==> flow/design.v <==
`timescale 1ns / 1ps
module cordic_sin_cos
(
    input clk,
    input reset_n,
    input i_call,
    input [31:0] i_data,
    output o_done,
    output [31:0] o_cos,
    output [31:0] o_sin
);
cordic_sin_cos_core u_sin_cos (
    .clk     ( clk ),
    .reset_n ( reset_n ),
    .i_call  ( i_call ),
    .i_data  ( i_data ),
    .o_done  ( o_done ),
    .o_cos   ( o_cos ),
    .o_sin   ( o_sin )
);
endmodule
module cordic_sin_cos_core(
    clk,
    reset_n,
    i_call,
    i_data,
    o_done,
    o_cos,
    o_sin
);
     input clk;
     input reset_n;
	 input i_call; 
	 input signed [31:0] i_data;
	 output o_done;
	 output signed [31:0] o_cos;
	 output signed [31:0] o_sin;	 
	 function [31:0] atan;
	    input [3:0] idx;
	    case( idx )
	       4'd0: atan = 32'd2949120;  4'd1: atan = 32'd1740992;  4'd2: atan = 32'd919872;  4'd3: atan = 32'd466944;
	       4'd4: atan = 32'd234368;   4'd5: atan = 32'd117312;   4'd6: atan = 32'd58688;   4'd7: atan = 32'd29312;
	       4'd8: atan = 32'd14656;    4'd9: atan = 32'd7360;     4'd10: atan = 32'd3648;   4'd11: atan = 32'd1856;
	       4'd12: atan = 32'd896;     4'd13: atan = 32'd448;     4'd14: atan = 32'd256;    default: atan = 32'd128;
	    endcase
	 endfunction
	 reg signed [31:0]x,y,tx,ty,deg,rcos,rsin;
	 reg [7:0]i,seg;
	 reg isdone,isnegcos,isnegsin,isswap;
	 always @ ( posedge clk or negedge reset_n )
	 if( !reset_n )
	 begin
	    { x,y,deg,rcos,rsin } <= { 32'd0,32'd0,32'd0,32'd0,32'd0};
		i <= 8'd0;
		{ isdone,isnegcos,isnegsin,isswap } <= { 1'b0,1'b0,1'b0,1'b0 };
	 end
	 else if( i_call )
	 case( i )       
  	    0:
		begin
		   seg = i_data / 90;
		   if( seg == 0 ) 
		   begin 
		   	  deg <= i_data; 
		   	  isnegcos <= 0; 
		   	  isnegsin <= 0; 
		   	  isswap <= 0; 
		   end
		   else if( seg == 1 ) 
		   begin 
		   	  deg <= i_data - 90; 
		   	  isnegcos <= 1; 
		   	  isnegsin <= 0; 
		   	  isswap <= 1; 
		   end
		   else if( seg == 2 ) 
		   begin 
		   	  deg <= i_data - 180; 
		   	  isnegcos <= 1; 
		   	  isnegsin <= 1; 
		   	  isswap <= 0; 
		   end
		   else if( seg == 3 ) 
		   begin 
		   	  deg <= i_data - 270; 
		   	  isnegcos <= 0; 
		   	  isnegsin <= 1; 
		   	  isswap <= 1;  
		   end 
		   i <= i + 1'b1;
	    end		 
		1:
		begin 
		   x <= 32'd39797; 
		   y <= 32'd0; 
		   deg <= deg << 16; 
		   i <= i + 1'b1; 
		end					 
		2,3,4,5,6,7,8,9,10,11,12,13,14,15,16,17:
		if( deg > 0 )
		begin
		   ty = y >>> i-2;
		   tx = x >>> i-2;
		   x <= x - ty;
		   y <= y + tx;
		   deg <= deg - atan(i-2);
		   i <= i + 1'b1;
		end
		else
		begin
		   ty = y >>> i-2;
		   tx = x >>> i-2;
		   x <= x + ty ;
		   y <= y - tx ;
		   deg <= deg + atan(i-2);
		   i <= i + 1'b1;
		end
		18:
		begin 
		   {rcos,rsin} <= isswap ? { y,x } : { x,y }; 
		   i <= i + 1'b1; 
		end			
		19:
		begin 
		   isdone <= 1'b1; 
		   i <= i + 1'b1; 
		end		
		20:
		begin 
		   isdone <= 1'b0; 
		   i <= 8'd0; 
		end		   
	 endcase
	 assign o_done = isdone;
	 assign o_cos = isnegcos ? -(rcos) : rcos;
	 assign o_sin = isnegsin ? -(rsin) : rsin;
endmodule
clock: 21.6 ns
lec_check: 0
abc_area: 1
cap_margin: 20
core_margin: 2
core_utilization: 72
cts_cluster_diameter: 375
cts_cluster_size: 100
place_density: 0.39
setup_slack_margin: -0.49
slew_margin: 20
run.sh (not shown) runs the stock make flow with config.mk's settings and CLKGATE_MAP_FILE=.
The baseline completed, yet does not pass: negative setup slack.
Next try:
ABC_AREA = unset   (was 1)
CORE_UTILIZATION = 36   (was 72)
CTS_CLUSTER_DIAMETER = unset   (was 375)
CTS_CLUSTER_SIZE = unset   (was 100)
PLACE_DENSITY = unset   (was 0.39)
SETUP_SLACK_MARGIN = unset   (was -0.49)
clock period = 32.6 ns   (was 21.6 ns; I/O delays follow)
Effect: This time the run finished with timing, DRC and antenna clean; utilization decreases by 44 points; cell area fell by a few percent; critical path depth shrinks by 75; global-route usage goes down by 20 points; setup slack gains 2500 ps; register-to-register slack gets better by 10000 ps; via count came out lower by roughly a tenth.
Next try:
CAP_MARGIN = 0   (was 20)
CORE_ASPECT_RATIO = 0.5   (was unset)
CORE_UTILIZATION = 72   (was 36)
SETUP_SLACK_MARGIN = -2.0   (was unset)
clock period = 30.0 ns   (was 32.6 ns; I/O delays follow)
What happened: The new run completed, yet does not pass: negative setup slack; non-clock buffer count came out higher by 12; clock skew barely changes; sequential share of layout area went up by 0.29 points; critical path depth stays the same; area after synthesis stays the same; final area fell by a few percent; first-iteration DRC count went up by well over a third.
Next try:
CAP_MARGIN = 20   (was 0)
CORE_ASPECT_RATIO = unset   (was 0.5)
CORE_UTILIZATION = 22   (was 72)
SETUP_SLACK_MARGIN = unset   (was -2.0)
clock period = 37.0 ns   (was 30.0 ns; I/O delays follow)
With this change the flow completed without violations.
Cell area goes up by about 4%.
Synthesized cell count stays the same.


// cordic_sin_cos: RTL as listed in full above, without the edits since
export LEC_CHECK = 0
export CAP_MARGIN = 20
export CORE_MARGIN = 2
export CORE_UTILIZATION = 65
export MAX_ROUTING_LAYER = met4
export SLEW_MARGIN = 20
create_clock -name core_clock -period 23.3 [get_ports {clk}]
The starting point stopped in 5_1_grt, error ODB-0269.
==> next run, changes <==
Settings changed: CAP_MARGIN 20 to 5, CTS_CLUSTER_DIAMETER set to 32, CTS_CLUSTER_SIZE set to 45, SETUP_SLACK_MARGIN set to 5.0, TNS_END_PERCENT set to 5.
Clock period 23.3 ns to 25.3 ns, I/O delays scaled along.
Result: This time the run finished but failed the layout checks on setup timing. Die size is unchanged. Area after synthesis stays the same. Synthesized cell count does not change.
==> next run, changes <==
Settings changed: CAP_MARGIN 5 to 20, CORE_UTILIZATION 65 to 72, CTS_CLUSTER_DIAMETER 32 to not set, CTS_CLUSTER_SIZE 45 to 49, HOLD_SLACK_MARGIN set to -0.09, PLACE_DENSITY set to 0.73, SETUP_SLACK_MARGIN 5.0 to -1.16, TNS_END_PERCENT 5 to not set.
Clock period 25.3 ns to 15.7 ns, I/O delays scaled along.
Now the flow aborted during 5_1_grt.
Die size came out lower by 9.5%.
Synthesized area does not change.
Synthesized cell count stays the same.
==> next run, changes <==
Settings changed: ABC_AREA set to 1, CORE_UTILIZATION 72 to 58, CTS_CLUSTER_DIAMETER set to 381, CTS_CLUSTER_SIZE 49 to not set, HOLD_SLACK_MARGIN -0.09 to not set, MAX_ROUTING_LAYER met4 to not set, PLACE_DENSITY 0.73 to not set, SETUP_SLACK_MARGIN -1.16 to not set, TNS_END_PERCENT set to 5.
Clock period 15.7 ns to 16.2 ns, I/O delays scaled along.
Outcome:
- The changed run ran to the end with violations: setup timing
- synthesized area increases by about 0.8%
- die size goes up by about 25%
- synthesized cell count went up by about 16%
